--- flow/run.sh ---
#!/bin/bash
# the make line also repeats each setting of config.mk as NAME=value (left out here)
make -C /OpenROAD-flow-scripts/flow DESIGN_CONFIG=/design/flow/config.mk WORK_HOME=/design/flow/orfs CLKGATE_MAP_FILE= finish
--- flow/config.mk ---
export PLATFORM = sky130hd
export DESIGN_NAME = DataAggregator
export DESIGN_NICKNAME = DataAggregator
export VERILOG_FILES = /design/flow/design.v
export SDC_FILE = /design/flow/constraint.sdc
export NUM_CORES = 4
export LEC_CHECK = 0
export CAP_MARGIN = 20
export CORE_MARGIN = 2
export CORE_UTILIZATION = 45
export PLACE_DENSITY = 0.6
export SLEW_MARGIN = 20
--- flow/constraint.sdc ---
create_clock -name core_clock -period 14.5 [get_ports {clk}]
set_input_delay 2.9000 -clock core_clock [delete_from_list [all_inputs] [get_ports {clk}]]
set_output_delay 2.9000 -clock core_clock [all_outputs]
set_load 0.01 [all_outputs]
--- flow/design.v ---
module DataAggregator(
           clk, reset, bit1, bit2, bit3, bit4, read_index_yaxis, read_index_xaxis,
           out_data_yaxis, out_data_xaxis, finished
       );
localparam MODE_WAIT_START = 0;
localparam MODE_WAIT_CHANNEL = 1;
localparam MODE_WAIT_DATA = 2;
localparam MODE_ASSIGN_DATA = 3;
input clk, reset;
input bit1, bit2, bit3, bit4;  
input [6:0] read_index_yaxis, read_index_xaxis;
output [15:0] out_data_yaxis;  
output [15:0] out_data_xaxis;  
output finished;
reg [15:0] data_yaxis [0:127];
reg [15:0] data_xaxis [0:127];
reg [15:0] bit1_data_buffer, bit2_data_buffer, bit3_data_buffer, bit4_data_buffer;
reg [3:0] bit1_data_buffer_index, bit2_data_buffer_index, bit3_data_buffer_index, bit4_data_buffer_index;
reg [4:0] data_index_yaxis1, data_index_yaxis2, data_index_yaxis3, data_index_yaxis4;
reg [4:0] data_index_xaxis1, data_index_xaxis2, data_index_xaxis3, data_index_xaxis4;
reg data_yaxis1_valid, data_yaxis2_valid, data_yaxis3_valid, data_yaxis4_valid;
reg data_xaxis1_valid, data_xaxis2_valid, data_xaxis3_valid, data_xaxis4_valid;
reg channel_bit1, channel_bit2, channel_bit3, channel_bit4;
reg [1:0] mode_bit1, mode_bit2, mode_bit3, mode_bit4;
wire data_yaxis_valid, data_xaxis_valid;
integer i;
always @(posedge clk) begin
    if (reset) begin
        for (i = 0; i < 128; i = i + 1) begin
            data_yaxis[i] <= 0;
            data_xaxis[i] <= 0;
        end
        bit1_data_buffer <= 0;
        bit2_data_buffer <= 0;
        bit3_data_buffer <= 0;
        bit4_data_buffer <= 0;
        bit1_data_buffer_index <= 0;
        bit2_data_buffer_index <= 0;
        bit3_data_buffer_index <= 0;
        bit4_data_buffer_index <= 0;
        data_index_yaxis1 <= 31;
        data_index_yaxis2 <= 31;
        data_index_yaxis3 <= 31;
        data_index_yaxis4 <= 31;
        data_index_xaxis1 <= 31;
        data_index_xaxis2 <= 31;
        data_index_xaxis3 <= 31;
        data_index_xaxis4 <= 31;
        data_yaxis1_valid <= 0;
        data_yaxis2_valid <= 0;
        data_yaxis3_valid <= 0;
        data_yaxis4_valid <= 0;
        data_xaxis1_valid <= 0;
        data_xaxis2_valid <= 0;
        data_xaxis3_valid <= 0;
        data_xaxis4_valid <= 0;
        channel_bit1 <= 0;
        channel_bit2 <= 0;
        channel_bit3 <= 0;
        channel_bit4 <= 0;
        mode_bit1 <= MODE_WAIT_START;
        mode_bit2 <= MODE_WAIT_START;
        mode_bit3 <= MODE_WAIT_START;
        mode_bit4 <= MODE_WAIT_START;
    end else begin
        if (mode_bit1 == MODE_WAIT_START) begin
            if (bit1) begin
                mode_bit1 <= MODE_WAIT_CHANNEL;
            end
        end else if (mode_bit1 == MODE_WAIT_CHANNEL) begin
            channel_bit1 <= bit1;
            mode_bit1 <= MODE_WAIT_DATA;
            bit1_data_buffer_index <= 15;
        end else if (mode_bit1 == MODE_WAIT_DATA) begin
            bit1_data_buffer[bit1_data_buffer_index] <= bit1;
            if (bit1_data_buffer_index >= 1) begin
                bit1_data_buffer_index <= bit1_data_buffer_index - 1;
            end else begin
                mode_bit1 <= MODE_ASSIGN_DATA;
            end
        end else if (mode_bit1 == MODE_ASSIGN_DATA) begin
            mode_bit1 <= MODE_WAIT_START;
            if (channel_bit1 == 0) begin  
                data_yaxis[data_index_yaxis1] <= bit1_data_buffer;
                if (data_index_yaxis1 >= 1) begin
                    data_index_yaxis1 <= data_index_yaxis1 - 1;
                    data_yaxis1_valid <= 0;
                end else begin
                    data_index_yaxis1 <= 31;
                    data_yaxis1_valid <= 1;
                end
            end else begin  
                data_yaxis[32 + data_index_yaxis2] <= bit1_data_buffer;
                if (data_index_yaxis2 >= 1) begin
                    data_index_yaxis2 <= data_index_yaxis2 - 1;
                    data_yaxis2_valid <= 0;
                end else begin
                    data_index_yaxis2 <= 31;
                    data_yaxis2_valid <= 1;
                end
            end
        end
        if (mode_bit2 == MODE_WAIT_START) begin
            if (bit2) begin
                mode_bit2 <= MODE_WAIT_CHANNEL;
            end
        end else if (mode_bit2 == MODE_WAIT_CHANNEL) begin
            channel_bit2 <= bit2;
            mode_bit2 <= MODE_WAIT_DATA;
            bit2_data_buffer_index <= 15;
        end else if (mode_bit2 == MODE_WAIT_DATA) begin
            bit2_data_buffer[bit2_data_buffer_index] <= bit2;
            if (bit2_data_buffer_index >= 1) begin
                bit2_data_buffer_index <= bit2_data_buffer_index - 1;
            end else begin
                mode_bit2 <= MODE_ASSIGN_DATA;
            end
        end else if (mode_bit2 == MODE_ASSIGN_DATA) begin
            mode_bit2 <= MODE_WAIT_START;
            if (channel_bit2 == 0) begin  
                data_yaxis[64 + data_index_yaxis3] <= bit2_data_buffer;
                if (data_index_yaxis3 >= 1) begin
                    data_index_yaxis3 <= data_index_yaxis3 - 1;
                    data_yaxis3_valid <= 0;
                end else begin
                    data_index_yaxis3 <= 31;
                    data_yaxis3_valid <= 1;
                end
            end else begin  
                data_yaxis[96 + data_index_yaxis4] <= bit2_data_buffer;
                if (data_index_yaxis4 >= 1) begin
                    data_index_yaxis4 <= data_index_yaxis4 - 1;
                    data_yaxis4_valid <= 0;
                end else begin
                    data_index_yaxis4 <= 31;
                    data_yaxis4_valid <= 1;
                end
            end
        end
        if (mode_bit3 == MODE_WAIT_START) begin
            if (bit3) begin
                mode_bit3 <= MODE_WAIT_CHANNEL;
            end
        end else if (mode_bit3 == MODE_WAIT_CHANNEL) begin
            channel_bit3 <= bit3;
            mode_bit3 <= MODE_WAIT_DATA;
            bit3_data_buffer_index <= 15;
        end else if (mode_bit3 == MODE_WAIT_DATA) begin
            bit3_data_buffer[bit3_data_buffer_index] <= bit3;
            if (bit3_data_buffer_index >= 1) begin
                bit3_data_buffer_index <= bit3_data_buffer_index - 1;
            end else begin
                mode_bit3 <= MODE_ASSIGN_DATA;
            end
        end else if (mode_bit3 == MODE_ASSIGN_DATA) begin
            mode_bit3 <= MODE_WAIT_START;
            if (channel_bit3 == 0) begin  
                data_xaxis[data_index_xaxis1] <= bit3_data_buffer;
                if (data_index_xaxis1 >= 1) begin
                    data_index_xaxis1 <= data_index_xaxis1 - 1;
                    data_xaxis1_valid <= 0;
                end else begin
                    data_index_xaxis1 <= 31;
                    data_xaxis1_valid <= 1;
                end
            end else begin  
                data_xaxis[32 + data_index_xaxis2] <= bit3_data_buffer;
                if (data_index_xaxis2 >= 1) begin
                    data_index_xaxis2 <= data_index_xaxis2 - 1;
                    data_xaxis2_valid <= 0;
                end else begin
                    data_index_xaxis2 <= 31;
                    data_xaxis2_valid <= 1;
                end
            end
        end
        if (mode_bit4 == MODE_WAIT_START) begin
            if (bit4) begin
                mode_bit4 <= MODE_WAIT_CHANNEL;
            end
        end else if (mode_bit4 == MODE_WAIT_CHANNEL) begin
            channel_bit4 <= bit4;
            mode_bit4 <= MODE_WAIT_DATA;
            bit4_data_buffer_index <= 15;
        end else if (mode_bit4 == MODE_WAIT_DATA) begin
            bit4_data_buffer[bit4_data_buffer_index] <= bit4;
            if (bit4_data_buffer_index >= 1) begin
                bit4_data_buffer_index <= bit4_data_buffer_index - 1;
            end else begin
                mode_bit4 <= MODE_ASSIGN_DATA;
            end
        end else if (mode_bit4 == MODE_ASSIGN_DATA) begin
            mode_bit4 <= MODE_WAIT_START;
            if (channel_bit4 == 0) begin  
                data_xaxis[64 + data_index_xaxis3] <= bit4_data_buffer;
                if (data_index_xaxis3 >= 1) begin
                    data_index_xaxis3 <= data_index_xaxis3 - 1;
                    data_xaxis3_valid <= 0;
                end else begin
                    data_index_xaxis3 <= 31;
                    data_xaxis3_valid <= 1;
                end
            end else begin  
                data_xaxis[96 + data_index_xaxis4] <= bit4_data_buffer;
                if (data_index_xaxis4 >= 1) begin
                    data_index_xaxis4 <= data_index_xaxis4 - 1;
                    data_xaxis4_valid <= 0;
                end else begin
                    data_index_xaxis4 <= 31;
                    data_xaxis4_valid <= 1;
                end
            end
        end
    end
end
assign out_data_yaxis = data_yaxis[read_index_yaxis];
assign out_data_xaxis = data_xaxis[read_index_xaxis];
assign data_yaxis_valid = (data_yaxis1_valid && data_yaxis2_valid && data_yaxis3_valid && data_yaxis4_valid);
assign data_xaxis_valid = (data_xaxis1_valid && data_xaxis2_valid && data_xaxis3_valid && data_xaxis4_valid);
assign finished = (data_yaxis_valid && data_xaxis_valid);
endmodule
==> results_dict.tcl, run 1 <==
# flow metrics
set metrics [dict create \
    status "timing/DRC/antenna clean" \
    maxCapViolCount 0 \
    numSynthFlops 4244 \
    min_from "mode_bit4[3]$_DFF_P_" \
    top_area_cell "edfxtp_1" \
    gp_congestion 0.806 \
    max_freq_mhz 97.5 \
    die_width_um 661 \
    p_leak_nw 73.4 \
    clock_path_buffers 4 \
    syn_inst 12113 \
    end_kind "output pin" \
    crit_fanout 42 \
    edf_count 4096 \
    fin_tns_setup_ns 0 \
    cts_root_buffer "clkbuf_16" \
    crit_required_ns 11.60 \
    clock_skew_ns 0.0488 \
    mux_area_share_pct 16.0 \
    critical-path-slowest-cell "buf_4" \
    htreeDepth 5 \
    final_util_pct 50.0 \
    dp_hpwl_mm 323 \
    cp-startpoint "read_index_yaxis[0]" \
    numCtsBuffers 453 \
    vias_per_cell 5.84 \
    chipArea_sq_um 437000 \
    power_mw 27.3 \
    postCtsResizedCells 0 \
    common_cells "and2_1, edfxtp_1, mux4_2" \
    warnings 66 \
    hp-class "flip-flop to flip-flop" \
    die_height_um 661 \
    critPathTopFamily "buffers and inverters" \
    regArea_sq_um 126000 \
    p_seq_mw 14.1 \
    synth_stat.cells 12113 \
    finalMaxSlewViolations 0 \
    final_nets 11909 \
    seqPwrFrac_pct 51.5 \
    switching_power_mw 6.19 \
    num-fill-cells 35327 \
    finalCritPeriodShare_pct 70.8 \
    postSynthAreaPerCell_sq_um 16.0 \
    core_area_sq_um 430000 \
    p_per_area_nw_per_um2 127 \
    preCtsSetupSlack_ns 4.12 \
    fp_util_pct 45.1 \
    yosysWarnings 1 \
    rows 241 \
    synthSimpleGateAreaFrac_pct 15.8 \
    flop_cell "edfxtp_1" \
    top_area_share_pct 63.4 \
    reg2reg_slack_ns 9.98 \
    syn-cell-area_sq_um 194000 \
    wire_per_inst_um 31.0 \
    p_comb_mw 1.90 \
    ys_area_sq_um 194000 \
    worstMarginPinSlew_ns 1.17 \
    rsz0062_at_grt "false" \
    clk_latency_ns 1.01 \
    dr_total_vias 104873 \
    grt_pass1_vias 107455 \
    cp-start-kind "primary input" \
    cp_num_buf_inv 4 \
    finalWorstSetupSlack_ns 4.24 \
    crit_chain "buf_8 > buf_4 > buf_4 > mux4_2 > mux4_2 > mux4_2 > mux2_2 > clkdlybuf4s50_1" \
    fp_nets 12172 \
    most_common_cell "and2_1" \
    yosys.area_share.aoi_pct 0.555 \
    grt.total_usage_pct 25.5 \
    yosys-top-cells-area "edfxtp_1, mux4_2, and2_1, clkbuf_1, dfxtp_1" \
    grt_first_pass_wirelength_mm 795 \
    drc_errors 0 \
    synth_cell_types 65 \
    cts_hold_buf 0 \
    grt_overflow 0 \
    ant_nets 0 \
    r2r_start "mode_bit2[2]$_DFF_P_" \
    crit_path_frequent_cell "mux4_2" \
    power-top-group "registers" \
    adder_share_pct 0.251 \
    netSwitchingFraction_pct 22.6 \
    portBuffers 52 \
    areaGrowthSynthToFinish_pct 10.8 \
    cp_slowest_stage_delay_ns 0.78 \
    clkPwrFrac_pct 41.5 \
    clock_sinks 4244 \
    setup.worst_path.class "primary input to output pin" \
    rr_endpoint "data_yaxis[110][7]$_SDFFCE_PN0P_" \
    dr.pass1.iters 6 \
    clk-power_mw 11.3 \
    postCtsSetupBuffers 0 \
    ir_drop_uv 122 \
    drt_iter0_markers 11019 \
    clk_pin_slew_ns 0.05 \
    comb_area_sq_um 64000 \
    dp_cells 17104 \
    antenna_found_initial 43 \
    finalSetupViolCount 0 \
    drt-total-wl_mm 558 \
    async_reset_ff_share_pct 0 \
    ys_seq_share_pct 64.9 \
    cts_tree "built" \
    grt_max_degree 143 \
    hold_path_end "mode_bit4[0]$_DFF_P_" \
    cp.depth 8 \
    xor_area_share_pct 0.181 \
    final_cells 17966 \
    io_pins 53 \
    fin_crit_ns 10.26 \
    hold_viol 0 \
    slew_headroom_pct 21.8 \
    p_int_mw 21.1 \
    holdPathStages 2 \
    crit_arrival_ns 7.36 \
    crit_path_end "out_data_yaxis[5]" \
    logic_family "multiplexers" \
    worstRegToRegCells 5 \
    p_comb_share_pct 6.9 \
]
[per-stage QoR]
stage	cell area (sq um)	hold WS (ns)
2_1_floorplan	194000	0.408
3_3_place_gp	200000	0.423
3_5_place_dp	201000	0.450
4_1_cts	215000	0.462
5_1_grt	215000	0.472
6_report	215000	0.454
[cell type report]
class	instances	area share, %
Sequential cell	4244	58.7
Multi-Input combinational cell	6730	29.8
Clock buffer	570	5.57
Timing Repair Buffer	383	1.50
Clock inverter	268	1.09
Tap cell	5710	3.32
Antenna cell	23	0.0268
Inverter	38	0.0664
[per-layer routing]
| metal | vias up | global-route usage, % | routed length [um] |
|---|---|---|---|
| li1 | 44229 | - | - |
| met1 | 55429 | 33.3 | 217000 |
| met2 | 4246 | 43.3 | 279000 |
| met3 | 943 | 4.02 | 39300 |
| met4 | 26 | 9.08 | 22100 |
| met5 | - | 0 | 185 |
==> run 2, diff against run 1 <==
Settings changed: CAP_MARGIN 20 to 35, CORE_UTILIZATION 45 to 72, CTS_CLUSTER_DIAMETER set to 392, CTS_CLUSTER_SIZE set to 18, PLACE_DENSITY 0.6 to unset, PLACE_DENSITY_LB_ADDON set to 0.0, SETUP_SLACK_MARGIN set to 1.29.
Clock period 14.5 ns to 4.47 ns, I/O delays scaled along.
==> run 2 against run 1 <==
Compared with the run above:
- via count grew 3.4%
- the layout now fails its checks (negative setup slack)
- count of clock-buffer cells in the layout shrank 217
- register-to-register slack lost 8.7 ns
==> results_dict.tcl, run 2 <==
# flow metrics
set metrics [dict create \
    top_area_cell "edfxtp_1" \
    flop_cell "edfxtp_1" \
    end_kind "output pin" \
    warnings 58 \
    final_nets 12188 \
    fin_crit_ns 4.67 \
    rows 190 \
    dp_cells 15257 \
    common_cells "and2_1, edfxtp_1, mux4_2" \
    netSwitchingFraction_pct 22.2 \
    mux_area_share_pct 16.0 \
    syn_inst 12113 \
    hp-class "flip-flop to flip-flop" \
    synth_cell_types 65 \
    die_height_um 523 \
    finalCritPeriodShare_pct 105 \
    clock_skew_ns 0.0466 \
    clock_path_buffers 4 \
    worstRegToRegCells 7 \
    holdPathStages 2 \
    most_common_cell "and2_1" \
    grt.total_usage_pct 37.1 \
    power-top-group "registers" \
    ys_area_sq_um 194000 \
    numCtsBuffers 277 \
    synth_stat.cells 12113 \
    cp_slowest_stage_delay_ns 0.61 \
    worstMarginPinSlew_ns 0.996 \
    p_leak_nw 73.5 \
    reg2reg_slack_ns 1.27 \
    min_from "mode_bit4[3]$_DFF_P_" \
    async_reset_ff_share_pct 0 \
    crit_chain "buf_16 > buf_12 > buf_12 > buf_16 > buf_6 > mux4_2 > mux4_2 > mux4_2 > mux2_4 > buf_6" \
    cp_num_buf_inv 6 \
    dr_total_vias 108428 \
    vias_per_cell 6.87 \
    crit_fanout 8 \
    grt_overflow 0 \
    fp_nets 12172 \
    p_comb_mw 6.58 \
    cp.depth 10 \
    yosysWarnings 1 \
    r2r_start "mode_bit1[0]$_DFF_P_" \
    rsz0062_at_grt "true" \
    numSynthFlops 4244 \
    setup.worst_path.class "primary input to output pin" \
    critPathTopFamily "multiplexers" \
    gp_congestion 0.862 \
    adder_share_pct 0.251 \
    clock_sinks 4244 \
    status "complete, but fails checks" \
    power_mw 76.9 \
    chipArea_sq_um 274000 \
    syn-cell-area_sq_um 194000 \
    drt-total-wl_mm 503 \
    switching_power_mw 17.1 \
    cp-start-kind "primary input" \
    wire_per_inst_um 31.9 \
    cts_root_buffer "clkbuf_16" \
    finalSetupViolCount 32 \
    finalWorstSetupSlack_ns -0.203 \
    ys_seq_share_pct 64.9 \
    xor_area_share_pct 0.181 \
    io_pins 53 \
    slew_headroom_pct 33.4 \
    crit_required_ns 3.58 \
    failed_checks "negative setup slack" \
    die_width_um 523 \
    edf_count 4096 \
    portBuffers 52 \
    top_area_share_pct 63.4 \
    crit_arrival_ns 3.78 \
    critical-path-slowest-cell "mux4_2" \
    dr.pass1.iters 6 \
    rr_endpoint "data_yaxis[25][14]$_SDFFCE_PN0P_" \
    p_int_mw 59.8 \
    seqPwrFrac_pct 59.4 \
    maxCapViolCount 0 \
    grt_max_degree 66 \
    max_freq_mhz 214 \
    clk-power_mw 24.6 \
    antenna_found_initial 51 \
    crit_path_frequent_cell "mux4_2" \
    final_cells 15781 \
    ant_nets 0 \
    clkPwrFrac_pct 32.0 \
    htreeDepth 5 \
    clk_pin_slew_ns 0.08 \
    fin_tns_setup_ns -3.55 \
    core_area_sq_um 268000 \
    ir_drop_uv 504 \
    hold_viol 0 \
    grt_pass1_vias 107001 \
    drt_iter0_markers 15625 \
    synthSimpleGateAreaFrac_pct 15.8 \
    hold_path_end "mode_bit4[0]$_DFF_P_" \
    yosys-top-cells-area "edfxtp_1, mux4_2, and2_1, clkbuf_1, dfxtp_1" \
    logic_family "multiplexers" \
    p_per_area_nw_per_um2 363 \
    areaGrowthSynthToFinish_pct 9.16 \
    grt_first_pass_wirelength_mm 730 \
    cts_tree "built" \
    p_comb_share_pct 8.6 \
    cp-startpoint "read_index_yaxis[0]" \
    yosys.area_share.aoi_pct 0.555 \
    crit_path_end "out_data_yaxis[7]" \
    clk_latency_ns 0.89 \
    finalMaxSlewViolations 0 \
    postSynthAreaPerCell_sq_um 16.0 \
    dp_hpwl_mm 312 \
    p_seq_mw 45.7 \
    drc_errors 0 \
    timing.hold.ws_ns 0.470 \
    fp_util_pct 72.4 \
]
[run 2: what timing repair did]
action,in CTS,in global routing
setup endpoints to repair,1851,1764
hold endpoints to repair,0,0
pin swaps,16,4
gates resized,353,85
buffers inserted,60,48
hold buffers,0,0
gates cloned,26,11
[run 2: per-layer routing]
| layer | up-vias | GRT usage (%) | share of wire, % |
|---|---|---|---|
| met4 | 14 | 9.64 | 2.7 |
| li1 | 44456 | - | - |
| met1 | 56037 | 54.3 | 37 |
| met2 | 7081 | 56.9 | 47 |
| met5 | - | 0 | 0.018 |
| met3 | 840 | 9.58 | 13 |
[run 2: metrics by stage]
stage	area [sq um]	worst slack [ns]	util, %
finish	212000	-0.203	79.1
global route	212000	-0.193	79.1
CTS	211000	-0.148	78.7
detailed placement	201000	-0.626	75.1
global placement	201000	-0.624	74.9
floorplan	195000	0.506	-
[run 2: layout make-up]
type / count / area (sq um)
clock inverters: 16 / 203
flip-flops and latches: 4244 / 126000
well taps: 3552 / 4440
multi-input cells: 6731 / 64200
diodes: 10 / 25.0
inverters: 38 / 143
fillers: 14119 / 56100
clock buffers: 353 / 7390
repair buffers: 837 / 9350
==> run 3, diff against run 2 <==
Settings changed: CAP_MARGIN 35 to 20, CELL_PAD_IN_SITES_GLOBAL_PLACEMENT set to 0, CORE_UTILIZATION 72 to 47, CTS_CLUSTER_DIAMETER 392 to 50, CTS_CLUSTER_SIZE 18 to unset, HOLD_SLACK_MARGIN set to 0.11, PLACE_DENSITY set to 0.6, PLACE_DENSITY_LB_ADDON 0.0 to unset, SETUP_SLACK_MARGIN 1.29 to unset.
Clock period 4.47 ns to 10.0 ns, I/O delays scaled along.
==> run 3 against run 2 <==
Compared with the run above:
- the run now finishes clean
- clock power decreased by 24%
- die size rose by 53%
- global-route usage decreased by 11 points
- core utilization shrank 26 points
- critical endpoint is now out_data_xaxis[7]
- largest power group unchanged
==> results_dict.tcl, run 3 <==
# flow metrics
set metrics [dict create \
    status "timing/DRC/antenna clean" \
    ys_seq_share_pct 64.9 \
    chipArea_sq_um 418000 \
    seqPwrFrac_pct 48.9 \
    clkPwrFrac_pct 44.6 \
    crit_required_ns 8.00 \
    antenna_found_initial 58 \
    ir_drop_uv 175 \
    drt-total-wl_mm 542 \
    r2r_start "mode_bit4[2]$_DFF_P_" \
    hp-class "flip-flop to flip-flop" \
    finalSetupViolCount 0 \
    grt_first_pass_wirelength_mm 781 \
    cp-startpoint "read_index_xaxis[0]" \
    p_int_mw 32.4 \
    syn-cell-area_sq_um 194000 \
    wire_per_inst_um 30.4 \
    slew_headroom_pct 16.3 \
    clk_pin_slew_ns 0.05 \
    logic_family "multiplexers" \
    crit_chain "buf_8 > buf_4 > mux4_2 > mux4_2 > mux4_2 > mux2_2 > clkdlybuf4s50_1" \
    setup.worst_path.class "primary input to output pin" \
    htreeDepth 6 \
    numCtsBuffers 521 \
    die_height_um 647 \
    clock_sinks 4244 \
    netSwitchingFraction_pct 22.6 \
    placed_cell_area_sq_um 201000 \
    dr.pass1.iters 5 \
    worstRegToRegCells 5 \
    flop_cell "edfxtp_1" \
    top_usage_layer "met2" \
    p_per_area_nw_per_um2 192 \
    vias_per_cell 5.92 \
    ys_area_sq_um 194000 \
    min_from "mode_bit4[3]$_DFF_P_" \
    cp_slowest_stage_delay_ns 0.64 \
    grt_util_met3_pct 4.36 \
    switching_power_mw 9.46 \
    warnings 58 \
    end_kind "output pin" \
    portBuffers 52 \
    synthSimpleGateAreaFrac_pct 15.8 \
    adder_share_pct 0.251 \
    synth_stat.cells 12113 \
    clock_path_buffers 4 \
    grt_overflow 0 \
    core_area_sq_um 410000 \
    maxCapViolCount 0 \
    p_seq_mw 20.4 \
    reg2reg_slack_ns 5.46 \
    crit_arrival_ns 6.13 \
    areaGrowthSynthToFinish_pct 12.1 \
    p_leak_nw 74.9 \
    clk-power_mw 18.7 \
    drt_iter0_markers 12140 \
    crit_path_frequent_cell "mux4_2" \
    grt_max_degree 107 \
    crit_fanout 56 \
    async_reset_ff_share_pct 0 \
    top_area_cell "edfxtp_1" \
    critical-path-slowest-cell "mux4_2" \
    rr_endpoint "data_xaxis[73][6]$_SDFFCE_PN0P_" \
    cp.depth 7 \
    yosys-top-cells-area "edfxtp_1, mux4_2, and2_1, clkbuf_1, dfxtp_1" \
    power_mw 41.8 \
    regArea_sq_um 126000 \
    postCtsSetupBuffers 0 \
    finalMaxSlewViolations 0 \
    most_common_cell "and2_1" \
    fin_tns_setup_ns 0 \
    hold_viol 0 \
    cp_num_buf_inv 3 \
    cts_hold_buf 0 \
    io_pins 53 \
    common_cells "and2_1, edfxtp_1, mux4_2" \
    p_comb_share_pct 6.5 \
    rsz0062_at_grt "false" \
    stdcell_area_sq_um 218000 \
    gp_congestion 0.802 \
    hold_path_end "mode_bit4[0]$_DFF_P_" \
    worstMarginPinSlew_ns 1.23 \
    cp-start-kind "primary input" \
    fin_crit_ns 8.13 \
    p_comb_mw 2.73 \
    synth_cell_types 65 \
    cts_tree "built" \
    cts_root_buffer "clkbuf_16" \
    dp_hpwl_mm 319 \
    clk_latency_ns 1.05 \
    syn_inst 12113 \
    yosysWarnings 1 \
    holdPathStages 2 \
    fp_nets 12172 \
    final_nets 12028 \
    yosys.area_share.aoi_pct 0.555 \
    grt.total_usage_pct 25.9 \
    edf_count 4096 \
    max_freq_mhz 123 \
    finalCritPeriodShare_pct 81.3 \
    die_width_um 647 \
    num-fill-cells 32797 \
    grtUsageMet2_pct 40.2 \
    xor_area_share_pct 0.181 \
    numSynthFlops 4244 \
    critPathTopFamily "multiplexers" \
    postCtsResizedCells 0 \
    ant_nets 0 \
    clock_skew_ns 0.0383 \
    crit_path_end "out_data_xaxis[7]" \
    dr_total_vias 105637 \
    postSynthAreaPerCell_sq_um 16.0 \
    top_area_share_pct 63.4 \
    power-top-group "registers" \
    grt_pass1_vias 106985 \
    met1_usage_pct 38.3 \
    drc_errors 0 \
    mux_area_share_pct 16.0 \
    comb_area_sq_um 63800 \
    fp_util_pct 47.3 \
    rows 235 \
]
==> run 3: final cells by class <==
type / count / area share (%)
Clock buffer: 644 / 6.46
Tap cell: 5451 / 3.13
Multi-Input combinational cell: 6730 / 29.3
Inverter: 38 / 0.0655
Sequential cell: 4244 / 57.9
Clock inverter: 290 / 1.30
Antenna cell: 16 / 0.0184
Timing Repair Buffer: 434 / 1.78
==> run 3: stage by stage <==
step	hold slack (ns)	utilization, %	std cells	setup WS [ns]
2_1_floorplan	0.408	-	12113	3.59
3_3_place_gp	0.423	48.9	16894	1.84
3_5_place_dp	0.451	48.9	16895	1.85
4_1_cts	0.463	53.0	17829	1.85
5_1_grt	0.479	53.0	17832	1.76
6_report	0.453	53.0	17847	1.87
==> run 3: metal layers <==
layer,share of wire [%],up-vias
met4,2.5,6
met2,47,4340
met5,0.0063,-
met3,8.3,737
li1,-,44483
met1,43,56071
==> run 4, diff against run 3 <==
Settings changed: CAP_MARGIN 20 to 35, CELL_PAD_IN_SITES_GLOBAL_PLACEMENT 0 to unset, CORE_UTILIZATION 47 to 72, CTS_CLUSTER_DIAMETER 50 to unset, HOLD_SLACK_MARGIN 0.11 to unset, SETUP_SLACK_MARGIN set to 0.56.
Clock period 10.0 ns to 4.47 ns, I/O delays scaled along.
==> run 4 against run 3 <==
Compared with the run above:
- now fails the layout checks on negative setup slack
- first-iteration DRC count is 33% higher
- core utilization is 28 points higher
- die size is 35% lower
- sequential cell count stayed put
- total power is 110% higher
- clock skew is 0.0064 ns higher
- count of clock-buffer cells in the layout is 107 lower
- non-clock buffer count is 391 higher
- register-to-register slack worse by 4.6 ns
- final area is 0.11% lower
- routed wire length is 4.7% lower
- final cell count is 9.4% lower
- largest cell class unchanged
==> results_dict.tcl, run 4 <==
# flow metrics
set metrics [dict create \
    r2r_start "mode_bit1[1]$_DFF_P_" \
    clk_latency_ns 0.97 \
    finalMaxSlewViolations 0 \
    cp_num_buf_inv 6 \
    drt_iter0_markers 16098 \
    hp-class "primary input to flip-flop" \
    cts_root_buffer "clkbuf_16" \
    status "complete, but fails checks" \
    setup.worst_path.class "primary input to output pin" \
    dr.pass1.iters 6 \
    p_comb_mw 6.68 \
    clk-power_mw 34.9 \
    hold_path_end "data_xaxis1_valid$_SDFFE_PP0P_" \
    grt_pass1_vias 109227 \
    vias_per_cell 6.81 \
    async_reset_ff_share_pct 0 \
    switching_power_mw 19.6 \
    fin_tns_setup_ns -6.96 \
    drc_errors 0 \
    p_leak_nw 76.4 \
    comb_area_sq_um 63800 \
    final_nets 12319 \
    netSwitchingFraction_pct 22.4 \
    numCtsBuffers 421 \
    power_mw 87.4 \
    areaGrowthSynthToFinish_pct 12.0 \
    seqPwrFrac_pct 52.4 \
    numSynthFlops 4244 \
    adder_share_pct 0.251 \
    failed_checks "negative setup slack" \
    end_kind "output pin" \
    ys_area_sq_um 194000 \
    io_pins 53 \
    chipArea_sq_um 274000 \
    die_height_um 523 \
    crit_fanout 7 \
    logic_family "multiplexers" \
    p_int_mw 67.8 \
    reg2reg_slack_ns 0.89 \
    grt.total_usage_pct 38.2 \
    rows 190 \
    synth_cell_types 65 \
    syn_inst 12113 \
    dp_hpwl_mm 315 \
    mux_area_share_pct 16.0 \
    cp-start-kind "primary input" \
    synthSimpleGateAreaFrac_pct 15.8 \
    ir_drop_uv 370 \
    grt_first_pass_wirelength_mm 750 \
    power-top-group "registers" \
    htreeDepth 5 \
    p_comb_share_pct 7.6 \
    num-fill-cells 13364 \
    clock_sinks 4244 \
    antenna_found_initial 62 \
    crit_path_end "out_data_yaxis[11]" \
    placed_cell_area_sq_um 201000 \
    cp-startpoint "read_index_yaxis[0]" \
    ys_seq_share_pct 64.9 \
    finalCritPeriodShare_pct 107 \
    min_from "reset" \
    ant_nets 0 \
    edf_count 4096 \
    dr_total_vias 110075 \
    warnings 60 \
    wire_per_inst_um 31.9 \
    grt_overflow 0 \
    common_cells "and2_1, edfxtp_1, mux4_2" \
    stdcell_area_sq_um 217000 \
    cts_tree "built" \
    fp_util_pct 72.4 \
    top_area_cell "edfxtp_1" \
    clock_skew_ns 0.0447 \
    top_area_share_pct 63.4 \
    yosysWarnings 1 \
    yosys.area_share.aoi_pct 0.555 \
    gp_congestion 0.882 \
    core_area_sq_um 268000 \
    holdPathStages 2 \
    fp_nets 12172 \
    drt-total-wl_mm 517 \
    finalWorstSetupSlack_ns -0.301 \
    cp_slowest_stage_delay_ns 0.62 \
    maxCapViolCount 0 \
    postSynthAreaPerCell_sq_um 16.0 \
    finalSetupViolCount 32 \
    crit_chain "buf_16 > buf_16 > buf_16 > buf_12 > buf_12 > mux4_2 > mux4_2 > mux4_2 > mux2_4 > buf_6" \
    crit_required_ns 3.58 \
    critPathTopFamily "multiplexers" \
    most_common_cell "and2_1" \
    final_util_pct 81.1 \
    synth_stat.cells 12113 \
    clk_pin_slew_ns 0.06 \
    die_width_um 523 \
    p_seq_mw 45.8 \
    critical-path-slowest-cell "mux4_2" \
    grt_max_degree 77 \
    cp.depth 10 \
    clkPwrFrac_pct 40.0 \
    crit_arrival_ns 3.88 \
    worstMarginPinSlew_ns 0.997 \
    worstRegToRegCells 6 \
    p_per_area_nw_per_um2 402 \
    hold_viol 0 \
    yosys-top-cells-area "edfxtp_1, mux4_2, and2_1, clkbuf_1, dfxtp_1" \
    rr_endpoint "data_yaxis[2][5]$_SDFFCE_PN0P_" \
    max_freq_mhz 210 \
    regArea_sq_um 126000 \
    clock_path_buffers 4 \
    flop_cell "edfxtp_1" \
    portBuffers 52 \
    syn-cell-area_sq_um 194000 \
    rsz0062_at_grt "true" \
    slew_headroom_pct 33.5 \
    xor_area_share_pct 0.181 \
    fin_crit_ns 4.77 \
]
[run 4: final cells by class]
type / instances / area share, %
Sequential cell: 4244 / 58.0
Clock inverter: 240 / 1.01
Clock buffer: 537 / 5.15
Multi-Input combinational cell: 6730 / 29.4
Inverter: 38 / 0.0656
Antenna cell: 8 / 0.00921
Timing Repair Buffer: 825 / 4.38
Tap cell: 3552 / 2.04
[run 4: repair_timing]
item	4_1_cts	5_1_grt
buffers inserted	94	20
gates cloned	32	7
resized	340	19
pin swaps	2	0
endpoints found under the setup margin	33	32
hold buffers	0	0
[run 4: layer usage]
layer	up-vias	global-route usage (%)	wire, um
li1	45022	-	-
met1	56679	55.5	188000
met2	7322	57.7	242000
met3	1014	10.5	69500
met4	38	11.8	17300
met5	-	0	230
[run 4: metrics by stage]
step / setup WS [ns] / hold WS, ns / std cells
2_1_floorplan: 0.506 / 0.408 / 12113
3_3_place_gp: -0.681 / 0.420 / 15181
6_report: -0.301 / 0.440 / 16174
3_5_place_dp: -0.702 / 0.438 / 15229
4_1_cts: -0.274 / 0.348 / 16132
5_1_grt: -0.307 / 0.419 / 16169
==> run 5, diff against run 4 <==
Settings changed: CAP_MARGIN 35 to 20, CELL_PAD_IN_SITES_GLOBAL_PLACEMENT set to 1, CORE_UTILIZATION 72 to 67, HOLD_SLACK_MARGIN set to 0.11, SETUP_SLACK_MARGIN 0.56 to unset.
Clock period 4.47 ns to 10.0 ns, I/O delays scaled along.
==> run 5 against run 4 <==
Compared with the run above:
- now clean on timing, DRC and antenna
- count of clock-buffer cells in the layout grew 20
- die size increased by 7.4%
- sequential power shrank 55%
- combinational power decreased by about 60%
- clock skew down 0.0055 ns
- via count decreased by 3.5%
- clock power fell by 53%
- sequential cell count unchanged
- routed wire length down 2.0%
==> results_dict.tcl, run 5 <==
# flow metrics
set metrics [dict create \
    reg2reg_slack_ns 5.34 \
    cp_num_buf_inv 3 \
    numSynthFlops 4244 \
    synth_cell_types 65 \
    ys_area_sq_um 194000 \
    syn_inst 12113 \
    num-fill-cells 17314 \
    slew_headroom_pct 22.4 \
    fp_util_pct 67.4 \
    postCtsResizedCells 0 \
    syn-cell-area_sq_um 194000 \
    max_freq_mhz 126 \
    dr_total_vias 106186 \
    hold_viol 0 \
    comb_area_sq_um 63900 \
    crit_path_frequent_cell "mux4_2" \
    grt_pass1_vias 105689 \
    portBuffers 52 \
    grt_max_degree 104 \
    areaGrowthSynthToFinish_pct 9.60 \
    logic_family "multiplexers" \
    p_int_mw 30.9 \
    rows 197 \
    power-top-group "registers" \
    cts_tree "built" \
    yosysWarnings 1 \
    grt_first_pass_wirelength_mm 734 \
    cp-start-kind "primary input" \
    hold_path_end "mode_bit2[0]$_DFF_P_" \
    ys_seq_share_pct 64.9 \
    io_pins 53 \
    common_cells "and2_1, edfxtp_1, mux4_2" \
    regArea_sq_um 126000 \
    chipArea_sq_um 294000 \
    cp.depth 7 \
    synth_stat.cells 12113 \
    worstMarginPinSlew_ns 1.16 \
    crit_arrival_ns 5.92 \
    mux_area_share_pct 16.0 \
    gp_congestion 0.860 \
    p_comb_share_pct 6.7 \
    yosys-top-cells-area "edfxtp_1, mux4_2, and2_1, clkbuf_1, dfxtp_1" \
    crit_fanout 63 \
    fin_crit_ns 7.92 \
    wire_per_inst_um 31.6 \
    dr.pass1.iters 7 \
    clkPwrFrac_pct 41.5 \
    clock_sinks 4244 \
    die_width_um 542 \
    cp-startpoint "read_index_yaxis[0]" \
    crit_path_end "out_data_yaxis[13]" \
    clk_pin_slew_ns 0.06 \
    postSynthAreaPerCell_sq_um 16.0 \
    vias_per_cell 6.63 \
    clock_path_buffers 4 \
    end_kind "output pin" \
    antenna_found_initial 48 \
    holdPathStages 2 \
    top_area_cell "edfxtp_1" \
    final_util_pct 73.8 \
    yosys.area_share.aoi_pct 0.555 \
    r2r_start "mode_bit4[2]$_DFF_P_" \
    drt_iter0_markers 14424 \
    die_height_um 542 \
    worstRegToRegCells 5 \
    min_from "mode_bit2[3]$_DFF_P_" \
    grt_overflow 0 \
    seqPwrFrac_pct 51.8 \
    cp_slowest_stage_delay_ns 0.70 \
    clk-power_mw 16.4 \
    fin_tns_setup_ns 0 \
    crit_required_ns 8.00 \
    setup.worst_path.class "primary input to output pin" \
    finalMaxSlewViolations 0 \
    postCtsSetupBuffers 0 \
    critical-path-slowest-cell "buf_4" \
    synthSimpleGateAreaFrac_pct 15.8 \
    dp_hpwl_mm 299 \
    finalCritPeriodShare_pct 79.2 \
    clock_skew_ns 0.0391 \
    p_leak_nw 73.5 \
    cts_root_buffer "clkbuf_16" \
    p_per_area_nw_per_um2 186 \
    critPathTopFamily "multiplexers" \
    numCtsBuffers 431 \
    hp-class "flip-flop to flip-flop" \
    core_area_sq_um 288000 \
    fp_nets 12172 \
    final_nets 11928 \
    clk_latency_ns 0.97 \
    top_area_share_pct 63.4 \
    async_reset_ff_share_pct 0 \
    warnings 57 \
    maxCapViolCount 0 \
    netSwitchingFraction_pct 21.7 \
    cts_hold_buf 0 \
    xor_area_share_pct 0.181 \
    htreeDepth 5 \
    flop_cell "edfxtp_1" \
    drc_errors 0 \
    status "timing/DRC/antenna clean" \
    crit_chain "buf_8 > buf_4 > mux4_2 > mux4_2 > mux4_2 > mux2_2 > clkdlybuf4s50_1" \
    grt.total_usage_pct 34.8 \
    drt-total-wl_mm 506 \
    most_common_cell "and2_1" \
    adder_share_pct 0.251 \
    ir_drop_uv 179 \
    rsz0062_at_grt "false" \
    ant_nets 0 \
    edf_count 4096 \
    finalSetupViolCount 0 \
    p_comb_mw 2.66 \
    rr_endpoint "data_xaxis[71][8]$_SDFFCE_PN0P_" \
    p_seq_mw 20.5 \
    switching_power_mw 8.58 \
]
[run 5: layer usage]
metal	track usage, %	vias up	routed length, um
met5	0	-	83
met4	9.55	12	14900
met3	7.21	801	57600
met2	52.9	5912	236000
met1	52.0	55261	197000
li1	-	44200	-
[run 5: layout make-up]
class,instances,area share (%)
Clock buffer,557,5.49
Timing Repair Buffer,424,1.73
Multi-Input combinational cell,6730,30.0
Inverter,38,0.0671
Clock inverter,240,1.18
Tap cell,3781,2.22
Sequential cell,4244,59.3
Antenna cell,10,0.0118
[run 5: stage by stage]
step | hold WS [ns] | std cells | total power [mW] | setup slack (ns) | cell area, sq um
floorplan | 0.408 | 12113 | 22.3 | 3.59 | 194000
global placement | 0.428 | 15211 | 23.4 | 2.06 | 198000
detailed placement | 0.443 | 15215 | 23.5 | 2.05 | 198000
CTS | 0.464 | 16012 | 39.5 | 2.04 | 213000
global route | 0.490 | 16017 | 40.3 | 1.92 | 213000
finish | 0.456 | 16024 | 39.5 | 2.08 | 213000
==> run 6, diff against run 5 <==
Settings changed: CELL_PAD_IN_SITES_GLOBAL_PLACEMENT 1 to unset, CORE_UTILIZATION 67 to 70, HOLD_SLACK_MARGIN 0.11 to unset.
Clock period 10.0 ns to 4.47 ns, I/O delays scaled along.
==> run 6 against run 5 <==
Compared with the run above:
- now fails the layout checks on negative setup slack
- sequential share of layout area fell by 1.1 points
- clock power rose by 120%
- core utilization rose by 4.7 points
- count of clock-buffer cells in the layout fell by 41
- total power rose by 120%
==> results_dict.tcl, run 6 <==
# flow metrics
set metrics [dict create \
    status "complete, but fails checks" \
    failed_checks "negative setup slack" \
    p_leak_nw 76.0 \
    critical-path-slowest-cell "mux4_2" \
    met1_usage_pct 53.7 \
    cts_root_buffer "clkbuf_16" \
    ant_nets 0 \
    crit_fanout 6 \
    warnings 58 \
    cts_hold_buf 0 \
    syn_inst 12113 \
    ir_drop_uv 354 \
    yosysWarnings 1 \
    synthSimpleGateAreaFrac_pct 15.8 \
    ys_seq_share_pct 64.9 \
    adder_share_pct 0.251 \
    timing.hold.ws_ns 0.457 \
    clk_latency_ns 0.96 \
    common_cells "and2_1, edfxtp_1, mux4_2" \
    crit_chain "buf_16 > buf_12 > buf_16 > buf_12 > buf_4 > mux4_2 > mux4_2 > mux4_2 > mux2_4 > buf_6" \
    p_per_area_nw_per_um2 404 \
    clk-power_mw 35.3 \
    num-fill-cells 14971 \
    syn-cell-area_sq_um 194000 \
    p_comb_mw 6.54 \
    switching_power_mw 19.3 \
    hold_viol 0 \
    rsz0062_at_grt "true" \
    grtUsageMet2_pct 54.7 \
    grt_first_pass_wirelength_mm 737 \
    edf_count 4096 \
    cp_slowest_stage_delay_ns 0.62 \
    fp_util_pct 70.3 \
    grt_overflow 0 \
    holdPathStages 2 \
    p_int_mw 68.3 \
    clkPwrFrac_pct 40.3 \
    synth_cell_types 65 \
    cp-start-kind "primary input" \
    dr_total_vias 108118 \
    power-top-group "registers" \
    grt_util_met3_pct 9.41 \
    finalCritPeriodShare_pct 106 \
    seqPwrFrac_pct 52.3 \
    rr_endpoint "data_xaxis[17][8]$_SDFFCE_PN0P_" \
    rows 193 \
    reg2reg_slack_ns 0.75 \
    grt.total_usage_pct 36.4 \
    clk_pin_slew_ns 0.06 \
    flop_cell "edfxtp_1" \
    crit_required_ns 3.58 \
    slew_headroom_pct 21.4 \
    ys_area_sq_um 194000 \
    numSynthFlops 4244 \
    worstMarginPinSlew_ns 1.17 \
    logic_family "multiplexers" \
    finalWorstSetupSlack_ns -0.247 \
    grt_pass1_vias 107433 \
    clock_path_buffers 4 \
    top_area_cell "edfxtp_1" \
    netSwitchingFraction_pct 22.1 \
    placed_cell_area_sq_um 201000 \
    clock_sinks 4244 \
    final_nets 12248 \
    clock_skew_ns 0.0287 \
    areaGrowthSynthToFinish_pct 11.7 \
    preCtsSetupSlack_ns -0.585 \
    crit_arrival_ns 3.82 \
    max_freq_mhz 212 \
    core_area_sq_um 276000 \
    chipArea_sq_um 281000 \
    hold_path_end "data_xaxis1_valid$_SDFFE_PP0P_" \
    wire_per_inst_um 31.1 \
    portBuffers 52 \
    stdcell_area_sq_um 217000 \
    dp_hpwl_mm 311 \
    drc_errors 0 \
    drt-total-wl_mm 506 \
    top_area_share_pct 63.4 \
    crit_path_end "out_data_xaxis[5]" \
    vias_per_cell 6.65 \
    io_pins 53 \
    cp.depth 10 \
    antenna_found_initial 43 \
    r2r_start "mode_bit3[2]$_DFF_P_" \
    finalSetupViolCount 32 \
    maxCapViolCount 0 \
    min_from "reset" \
    grt_max_degree 66 \
    top_usage_layer "met2" \
    crit_path_frequent_cell "mux4_2" \
    gp_congestion 0.880 \
    async_reset_ff_share_pct 0 \
    postSynthAreaPerCell_sq_um 16.0 \
    dr.pass1.iters 6 \
    cts_tree "built" \
    synth_stat.cells 12113 \
    end_kind "output pin" \
    fp_nets 12172 \
    xor_area_share_pct 0.181 \
    die_width_um 531 \
    die_height_um 531 \
    setup.worst_path.class "primary input to output pin" \
    p_comb_share_pct 7.5 \
    cp_num_buf_inv 6 \
    drt_iter0_markers 14546 \
    worstRegToRegCells 6 \
    finalMaxSlewViolations 0 \
    p_seq_mw 45.8 \
    critPathTopFamily "multiplexers" \
    fin_crit_ns 4.72 \
    cp-startpoint "read_index_xaxis[0]" \
    htreeDepth 5 \
    power_mw 87.6 \
    numCtsBuffers 422 \
    mux_area_share_pct 16.0 \
    most_common_cell "and2_1" \
    final_util_pct 78.6 \
    yosys-top-cells-area "edfxtp_1, mux4_2, and2_1, clkbuf_1, dfxtp_1" \
    yosys.area_share.aoi_pct 0.555 \
    hp-class "primary input to flip-flop" \
]
run 6: metal layers:
layer / vias to the layer above / wire [um]
met5: - / 92
met4: 14 / 16300
met3: 865 / 64600
met2: 6451 / 235000
met1: 55929 / 191000
li1: 44859 / -
run 6: what timing repair did:
item / in CTS / in global routing
endpoints found under the hold margin: 0 / 0
pin swaps: 0 / 0
gates resized: 312 / 25
gates cloned: 30 / 4
buffers inserted: 91 / 26
setup endpoints to repair: 32 / 32
run 6: area by class of cell:
| cell class | instances | area, sq um | share of cell area (%) |
|---|---|---|---|
| Antenna cell | 11 | 27.5 | 0.0127 |
| Clock buffer | 516 | 11200 | 5.14 |
| Clock inverter | 258 | 2390 | 1.10 |
| Inverter | 38 | 143 | 0.0658 |
| Multi-Input combinational cell | 6730 | 63900 | 29.5 |
| Sequential cell | 4244 | 126000 | 58.1 |
| Tap cell | 3705 | 4640 | 2.14 |
| Timing Repair Buffer | 753 | 8580 | 3.96 |
run 6: stage by stage:
step           setup TNS [ns]  cells
2_1_floorplan               0  12113
3_5_place_dp           -17.17  15322
5_1_grt                 -4.51  16246
3_3_place_gp           -17.11  15318
6_report                -4.65  16255
4_1_cts                 -3.72  16215
==> run 7, diff against run 6 <==
Settings changed: ABC_AREA set to 1, CAP_MARGIN 20 to 40, CELL_PAD_IN_SITES_GLOBAL_PLACEMENT set to 0, CORE_ASPECT_RATIO set to 1.3, CORE_UTILIZATION 70 to 26, GPL_ROUTABILITY_DRIVEN set to 1, HOLD_SLACK_MARGIN set to -0.03, MAX_ROUTING_LAYER set to met4, PLACE_DENSITY 0.6 to unset, PLACE_DENSITY_LB_ADDON set to 0.08.
Clock period 4.47 ns to 6.86 ns, I/O delays scaled along.
==> run 7 against run 6 <==
Compared with the run above:
- now clean on timing, DRC and antenna
- global-route usage is 16 points lower
- final cell count increased by 81%
- critical path depth is 3 higher
- core utilization down 48 points
- die size rose to 2.6 times the previous value
==> results_dict.tcl, run 7 <==
# flow metrics
set metrics [dict create \
    status "timing/DRC/antenna clean" \
    edf_count 4096 \
    vias_per_cell 4.77 \
    numSynthFlops 4244 \
    common_cells "nand2_1, nor2_1, nand3_1" \
    hp-class "flip-flop to flip-flop" \
    gp_congestion 0.810 \
    grt_first_pass_wirelength_mm 1090 \
    cts_hold_buf 0 \
    critPathTopFamily "simple AND/OR/NAND/NOR gates" \
    async_reset_ff_share_pct 0 \
    min_from "mode_bit1[3]$_DFF_P_" \
    p_leak_nw 75.4 \
    cp-start-kind "primary input" \
    ir_drop_uv 369 \
    drt-total-wl_mm 770 \
    clkPwrFrac_pct 43.0 \
    holdPathStages 2 \
    grt_pass1_vias 138796 \
    clk-power_mw 25.9 \
    grt_max_degree 124 \
    cts_root_buffer "clkbuf_16" \
    syn_inst 19605 \
    top_area_cell "edfxtp_1" \
    postCtsResizedCells 0 \
    ys_seq_share_pct 65.8 \
    cp_slowest_stage_delay_ns 0.60 \
    dp_hpwl_mm 483 \
    rr_endpoint "data_xaxis[110][1]$_SDFFCE_PN0P_" \
    areaGrowthSynthToFinish_pct 16.3 \
    fp_nets 19664 \
    finalMaxSlewViolations 0 \
    cts_tree "built" \
    cp_num_buf_inv 5 \
    power-top-group "registers" \
    die_width_um 757 \
    core_area_sq_um 734000 \
    finalSetupViolCount 0 \
    switching_power_mw 15.4 \
    finalCritPeriodShare_pct 92.8 \
    setup.worst_path.class "primary input to output pin" \
    ant_nets 0 \
    antenna_found_initial 12 \
    crit_required_ns 5.49 \
    fin_tns_setup_ns 0 \
    netSwitchingFraction_pct 25.5 \
    clock_skew_ns 0.113 \
    reg2reg_slack_ns 2.62 \
    crit_path_frequent_cell "nand3_1" \
    fp_util_pct 26.1 \
    slew_headroom_pct 38.2 \
    syn-cell-area_sq_um 191000 \
    adder_share_pct 0.255 \
    mux_area_share_pct 0 \
    rsz0062_at_grt "false" \
    hold_viol 0 \
    cp-startpoint "read_index_yaxis[0]" \
    end_kind "output pin" \
    worstMarginPinSlew_ns 0.927 \
    hold_path_end "mode_bit1[0]$_DFF_P_" \
    p_comb_share_pct 7.7 \
    chipArea_sq_um 743000 \
    yosysWarnings 1 \
    numCtsBuffers 480 \
    drc_errors 0 \
    yosys.area_share.aoi_pct 0.669 \
    max_freq_mhz 157 \
    crit_arrival_ns 5.00 \
    maxCapViolCount 0 \
    dr.pass1.iters 6 \
    num-fill-cells 75980 \
    synth_cell_types 45 \
    io_pins 53 \
    cp.depth 13 \
    stdcell_area_sq_um 223000 \
    clock_path_buffers 4 \
    clk_pin_slew_ns 0.06 \
    postSynthAreaPerCell_sq_um 9.77 \
    r2r_start "mode_bit4[2]$_DFF_P_" \
    crit_path_end "out_data_yaxis[15]" \
    flop_cell "edfxtp_1" \
    portBuffers 52 \
    p_comb_mw 4.64 \
    yosys-top-cells-area "edfxtp_1, nand3_1, nand2_1, nor2_1, clkbuf_1" \
    ys_area_sq_um 191000 \
    most_common_cell "nand2_1" \
    crit_chain "buf_8 > inv_8 > buf_12 > buf_12 > nand2_1 > nand3_1 > nand3_1 > nand3_1 > nand3_1 > nand3_1 > nand3_1 > nand2_1 > clkdlybuf4s50_1" \
    placed_cell_area_sq_um 207000 \
    p_int_mw 44.9 \
    critical-path-slowest-cell "clkdlybuf4s50_1" \
    p_per_area_nw_per_um2 271 \
    htreeDepth 5 \
    clock_sinks 4244 \
    logic_family "simple AND/OR/NAND/NOR gates" \
    crit_fanout 52 \
    wire_per_inst_um 26.1 \
    synth_stat.cells 19605 \
    seqPwrFrac_pct 49.3 \
    comb_area_sq_um 58300 \
    p_seq_mw 29.7 \
    final_nets 19343 \
    xor_area_share_pct 0.0640 \
    grt.total_usage_pct 20.7 \
    regArea_sq_um 126000 \
    postCtsSetupBuffers 0 \
    die_height_um 982 \
    fin_crit_ns 6.37 \
    top_area_share_pct 64.2 \
    warnings 66 \
    grt_overflow 0 \
    clk_latency_ns 1.03 \
    drt_iter0_markers 11323 \
    worstRegToRegCells 10 \
    synthSimpleGateAreaFrac_pct 29.5 \
    dr_total_vias 140564 \
    rows 359 \
]
run 7: cell type report:
class,instances,share of cell area (%)
sequential,4244,56.6
multi-input combinational,13541,26.2
clock buffer,611,5.69
tap,9747,5.48
timing repair buffer,799,4.43
clock inverter,283,1.18
inverter,218,0.467
antenna,7,0.00787
run 7: per-stage QoR:
step / util (%) / hold WS [ns] / setup WS, ns / std cells / power (mW)
global route: 30.3 / 0.492 / 0.557 / 29448 / 62.3
global placement: 27.7 / 0.440 / 0.496 / 28299 / 34.8
finish: 30.3 / 0.445 / 0.492 / 29450 / 60.3
CTS: 30.2 / 0.447 / 0.503 / 29393 / 61.0
detailed placement: 28.1 / 0.432 / 0.519 / 28499 / 35.0
floorplan: - / 0.417 / 2.45 / 19605 / 32.6
run 7: per-layer routing:
| metal | vias to the layer above | track usage [%] | share of wire (%) |
|---|---|---|---|
| li1 | 65838 | - | - |
| met1 | 71003 | 25.3 | 42 |
| met2 | 2830 | 36.5 | 52 |
| met3 | 893 | 1.80 | 3.4 |
| met4 | 0 | 5.82 | 3.2 |
| met5 | - | - | 0 |
==> run 8, diff against run 7 <==
Settings changed: ABC_AREA 1 to unset, CAP_MARGIN 40 to 20, CELL_PAD_IN_SITES_GLOBAL_PLACEMENT 0 to unset, CORE_ASPECT_RATIO 1.3 to unset, CORE_UTILIZATION 26 to 70, GPL_ROUTABILITY_DRIVEN 1 to unset, HOLD_SLACK_MARGIN -0.03 to unset, MAX_ROUTING_LAYER met4 to unset, PLACE_DENSITY set to 0.6, PLACE_DENSITY_LB_ADDON 0.08 to unset, SETUP_SLACK_MARGIN set to 1.42.
Clock period 6.86 ns to 5.35 ns, I/O delays scaled along.
==> run 8 against run 7 <==
Compared with the run above:
- synthesized cell count shrank 38%
- sequential share of layout area up 1.6 points
- total power is 21% higher
- area after synthesis grew 1.4%
- critical path depth decreased by 3
- register-to-register slack worse by 1.1 ns
- worst hold slack improved by 0.019 ns
- worst setup slack worse by 0.16 ns
- core utilization rose by 48 points
- sequential cell count unchanged
- count of clock-buffer cells in the layout decreased by 86
==> results_dict.tcl, run 8 <==
# flow metrics
set metrics [dict create \
    status "timing/DRC/antenna clean" \
    max_freq_mhz 199 \
    rsz0062_at_grt "true" \
    p_leak_nw 75.9 \
    top_area_cell "edfxtp_1" \
    crit_chain "buf_16 > buf_16 > buf_12 > buf_12 > buf_16 > mux4_2 > mux4_2 > mux4_2 > mux2_4 > buf_6" \
    top_area_share_pct 63.4 \
    ir_drop_uv 373 \
    end_kind "output pin" \
    preCtsSetupSlack_ns -0.0718 \
    p_int_mw 56.9 \
    adder_share_pct 0.251 \
    numCtsBuffers 422 \
    io_pins 53 \
    async_reset_ff_share_pct 0 \
    drt-total-wl_mm 512 \
    yosysWarnings 1 \
    flop_cell "edfxtp_1" \
    mux_area_share_pct 16.0 \
    grt_pass1_vias 107528 \
    grt_max_degree 79 \
    dp_cells 15293 \
    clock_sinks 4244 \
    fp_util_pct 70.3 \
    grt_first_pass_wirelength_mm 742 \
    clk_latency_ns 0.96 \
    portBuffers 52 \
    grtUsageMet2_pct 55.2 \
    dr.pass1.iters 8 \
    switching_power_mw 16.1 \
    chipArea_sq_um 281000 \
    hp-class "flip-flop to flip-flop" \
    top_usage_layer "met2" \
    logic_family "multiplexers" \
    core_area_sq_um 276000 \
    antenna_found_initial 40 \
    die_width_um 531 \
    grt_util_met3_pct 11.3 \
    drc_errors 0 \
    power_mw 73.0 \
    finalWorstSetupSlack_ns 0.335 \
    crit_arrival_ns 3.94 \
    r2r_start "mode_bit1[0]$_DFF_P_" \
    crit_path_end "out_data_xaxis[9]" \
    most_common_cell "and2_1" \
    final_nets 12240 \
    worstMarginPinSlew_ns 1.09 \
    ys_seq_share_pct 64.9 \
    power-top-group "registers" \
    yosys.area_share.aoi_pct 0.555 \
    cts_root_buffer "clkbuf_16" \
    hold_path_end "mode_bit3[0]$_DFF_P_" \
    crit_required_ns 4.28 \
    p_per_area_nw_per_um2 337 \
    ant_nets 0 \
    ys_area_sq_um 194000 \
    edf_count 4096 \
    seqPwrFrac_pct 52.4 \
    finalMaxSlewViolations 0 \
    rows 193 \
    htreeDepth 5 \
    reg2reg_slack_ns 1.50 \
    critical-path-slowest-cell "mux4_2" \
    syn-cell-area_sq_um 194000 \
    cp.depth 10 \
    min_from "mode_bit3[3]$_DFF_P_" \
    synthSimpleGateAreaFrac_pct 15.8 \
    clk-power_mw 29.3 \
    holdPathStages 2 \
    rr_endpoint "data_yaxis[62][13]$_SDFFCE_PN0P_" \
    areaGrowthSynthToFinish_pct 11.7 \
    hold_viol 0 \
    setup.worst_path.class "primary input to output pin" \
    drt_iter0_markers 14946 \
    critPathTopFamily "multiplexers" \
    warnings 59 \
    gp_congestion 0.893 \
    finalSetupViolCount 0 \
    numSynthFlops 4244 \
    finalCritPeriodShare_pct 93.7 \
    cp_num_buf_inv 6 \
    p_comb_share_pct 7.5 \
    worstRegToRegCells 6 \
    yosys-top-cells-area "edfxtp_1, mux4_2, and2_1, clkbuf_1, dfxtp_1" \
    netSwitchingFraction_pct 22.1 \
    p_seq_mw 38.3 \
    grt_overflow 0 \
    vias_per_cell 6.65 \
    clk_pin_slew_ns 0.06 \
    cts_tree "built" \
    postSynthAreaPerCell_sq_um 16.0 \
    grt.total_usage_pct 36.8 \
    clkPwrFrac_pct 40.1 \
    synth_stat.cells 12113 \
    met1_usage_pct 53.2 \
    final_util_pct 78.5 \
    die_height_um 531 \
    synth_cell_types 65 \
    cp-startpoint "read_index_xaxis[0]" \
    fin_crit_ns 5.01 \
    dp_hpwl_mm 310 \
    cp_slowest_stage_delay_ns 0.64 \
    syn_inst 12113 \
    cp-start-kind "primary input" \
    wire_per_inst_um 31.5 \
    fp_nets 12172 \
    dr_total_vias 108099 \
    slew_headroom_pct 27.1 \
    common_cells "and2_1, edfxtp_1, mux4_2" \
    maxCapViolCount 0 \
    xor_area_share_pct 0.181 \
    clock_path_buffers 4 \
    p_comb_mw 5.47 \
    final_cells 16259 \
    crit_fanout 6 \
    clock_skew_ns 0.0251 \
]
==> run 8: layer usage <==
layer	wire length (um)	vias up
met5	75	-
met3	69900	820
met1	189000	55858
met2	237000	6565
met4	16300	10
li1	-	44846
==> run 8: layout make-up <==
cell class / instances / area [sq um]
multi-input cells: 6730 / 63900
clock buffers: 525 / 11200
flip-flops and latches: 4244 / 126000
well taps: 3705 / 4640
fillers: 15171 / 59300
repair buffers: 745 / 8500
inverters: 38 / 143
clock inverters: 259 / 2200
diodes: 13 / 32.5
==> run 8: what timing repair did <==
action	in CTS	in global routing
setup buffers	89	40
hold buffers	0	0
gates resized	322	49
pin swaps	2	2
endpoints found under the setup margin	111	173
gates cloned	28	10
==> run 8: metrics by stage <==
step / area (sq um) / setup TNS (ns) / hold WS, ns
after detailed placement: 200000 / -0.334 / 0.440
after global routing: 217000 / 0 / 0.477
after floorplan: 195000 / 0 / 0.408
final: 217000 / 0 / 0.464
after global placement: 200000 / -0.307 / 0.419
after CTS: 216000 / 0 / 0.471
==> run 9, diff against run 8 <==
Settings changed: CORE_UTILIZATION 70 to 68, PLACE_DENSITY 0.6 to unset, SETUP_SLACK_MARGIN 1.42 to unset.
Clock period 5.35 ns to 6.73 ns, I/O delays scaled along.
==> run 9 against run 8 <==
Compared with the run above:
- largest cell class unchanged
- register-to-register slack improved by 0.96 ns
- final cell count decreased by 1.3%
- combinational power decreased by 27%
- final area decreased by 1.8%
- sequential power decreased by 21%
- total power decreased by 21%
- highest routed layer unchanged
- critical endpoint is now out_data_yaxis[15]
- core utilization decreased by 3.7 points
- non-clock buffer count decreased by 243
- global-route usage decreased by 1.6 points
- synthesized cell count unchanged
==> results_dict.tcl, run 9 <==
# flow metrics
set metrics [dict create \
    status "timing/DRC/antenna clean" \
    ir_drop_uv 236 \
    rsz0062_at_grt "false" \
    dr.pass1.iters 8 \
    clkPwrFrac_pct 40.5 \
    cts_hold_buf 0 \
    die_width_um 538 \
    synthSimpleGateAreaFrac_pct 15.8 \
    ys_area_sq_um 194000 \
    finalMaxSlewViolations 0 \
    dr_total_vias 106323 \
    adder_share_pct 0.251 \
    hold_path_end "mode_bit2[0]$_DFF_P_" \
    worstMarginPinSlew_ns 1.19 \
    min_from "mode_bit2[3]$_DFF_P_" \
    postCtsSetupBuffers 0 \
    grt_overflow 0 \
    numSynthFlops 4244 \
    cp-start-kind "primary input" \
    io_pins 53 \
    maxCapViolCount 0 \
    critical-path-slowest-cell "mux4_2" \
    flop_cell "edfxtp_1" \
    finalSetupViolCount 0 \
    placed_cell_area_sq_um 199000 \
    setup.worst_path.class "primary input to output pin" \
    seqPwrFrac_pct 52.5 \
    crit_fanout 21 \
    stdcell_area_sq_um 213000 \
    r2r_start "mode_bit4[2]$_DFF_P_" \
    dp_hpwl_mm 306 \
    slew_headroom_pct 19.4 \
    finalCritPeriodShare_pct 92.7 \
    core_area_sq_um 284000 \
    most_common_cell "and2_1" \
    clk_pin_slew_ns 0.06 \
    syn-cell-area_sq_um 194000 \
    grt_pass1_vias 106516 \
    yosys-top-cells-area "edfxtp_1, mux4_2, and2_1, clkbuf_1, dfxtp_1" \
    fin_tns_setup_ns 0 \
    finalWorstSetupSlack_ns 0.493 \
    rows 196 \
    cp-startpoint "read_index_yaxis[0]" \
    logic_family "multiplexers" \
    fp_nets 12172 \
    drt_iter0_markers 14856 \
    common_cells "and2_1, edfxtp_1, mux4_2" \
    cts_tree "built" \
    yosysWarnings 1 \
    netSwitchingFraction_pct 21.9 \
    crit_arrival_ns 4.89 \
    numCtsBuffers 424 \
    clk_latency_ns 0.96 \
    reg2reg_slack_ns 2.46 \
    holdPathStages 2 \
    end_kind "output pin" \
    dp_cells 15272 \
    fin_crit_ns 6.24 \
    gp_congestion 0.863 \
    p_leak_nw 73.8 \
    grt_max_degree 77 \
    rr_endpoint "data_xaxis[74][3]$_SDFFCE_PN0P_" \
    cp_num_buf_inv 4 \
    synth_stat.cells 12113 \
    p_int_mw 45.1 \
    preCtsSetupSlack_ns 0.517 \
    mux_area_share_pct 16.0 \
    warnings 56 \
    clock_sinks 4244 \
    top_area_share_pct 63.4 \
    drc_errors 0 \
    postSynthAreaPerCell_sq_um 16.0 \
    async_reset_ff_share_pct 0 \
    clk-power_mw 23.4 \
    grt.total_usage_pct 35.2 \
    vias_per_cell 6.62 \
    crit_chain "buf_8 > buf_12 > buf_4 > mux4_2 > mux4_2 > mux4_2 > mux2_2 > clkdlybuf4s50_1" \
    power-top-group "registers" \
    synth_cell_types 65 \
    num-fill-cells 16809 \
    crit_path_end "out_data_yaxis[15]" \
    areaGrowthSynthToFinish_pct 9.69 \
    p_comb_mw 4.02 \
    syn_inst 12113 \
    die_height_um 538 \
    p_per_area_nw_per_um2 272 \
    htreeDepth 5 \
    p_comb_share_pct 6.9 \
    hp-class "flip-flop to flip-flop" \
    antenna_found_initial 47 \
    crit_required_ns 5.38 \
    drt-total-wl_mm 504 \
    ys_seq_share_pct 64.9 \
    crit_path_frequent_cell "mux4_2" \
    max_freq_mhz 160 \
    final_nets 11999 \
    p_seq_mw 30.4 \
    hold_viol 0 \
    grt_first_pass_wirelength_mm 737 \
    fp_util_pct 68.2 \
    clock_path_buffers 4 \
    edf_count 4096 \
    xor_area_share_pct 0.181 \
    final_cells 16051 \
    cp.depth 8 \
    critPathTopFamily "multiplexers" \
    timing.hold.ws_ns 0.462 \
    cp_slowest_stage_delay_ns 0.61 \
    top_area_cell "edfxtp_1" \
    clock_skew_ns 0.0254 \
    cts_root_buffer "clkbuf_16" \
    switching_power_mw 12.7 \
    postCtsResizedCells 0 \
    wire_per_inst_um 31.4 \
    portBuffers 52 \
    worstRegToRegCells 5 \
    chipArea_sq_um 290000 \
    ant_nets 0 \
    yosys.area_share.aoi_pct 0.555 \
]
[run 9: layout make-up]
cell class / instances / area [sq um] / area share (%)
sequential: 4244 / 126000 / 59.2
multi-input combinational: 6730 / 63700 / 29.9
clock buffer: 547 / 11600 / 5.43
tap: 3762 / 4710 / 2.21
timing repair buffer: 502 / 4670 / 2.19
clock inverter: 222 / 1980 / 0.930
inverter: 38 / 143 / 0.0670
antenna: 6 / 15.0 / 0.00705
[run 9: through the flow]
stage          util [%]  power, mW
3_3_place_gp       70.0       34.8
4_1_cts            74.8       57.9
2_1_floorplan         -       33.2
5_1_grt            74.8       59.2
3_5_place_dp       70.0       34.9
6_report           74.8       57.8
[run 9: metal layers]
layer  global-route usage (%)  up-vias  part of all wire [%]
li1                         -    44320                     -
met1                     52.5    55213                    39
met4                     8.42       14                   2.5
met5                        0        -                 0.018
met3                     8.61      776                    12
met2                     53.5     6000                    47
No activity file was given, so power comes from the tool's default toggle rates.
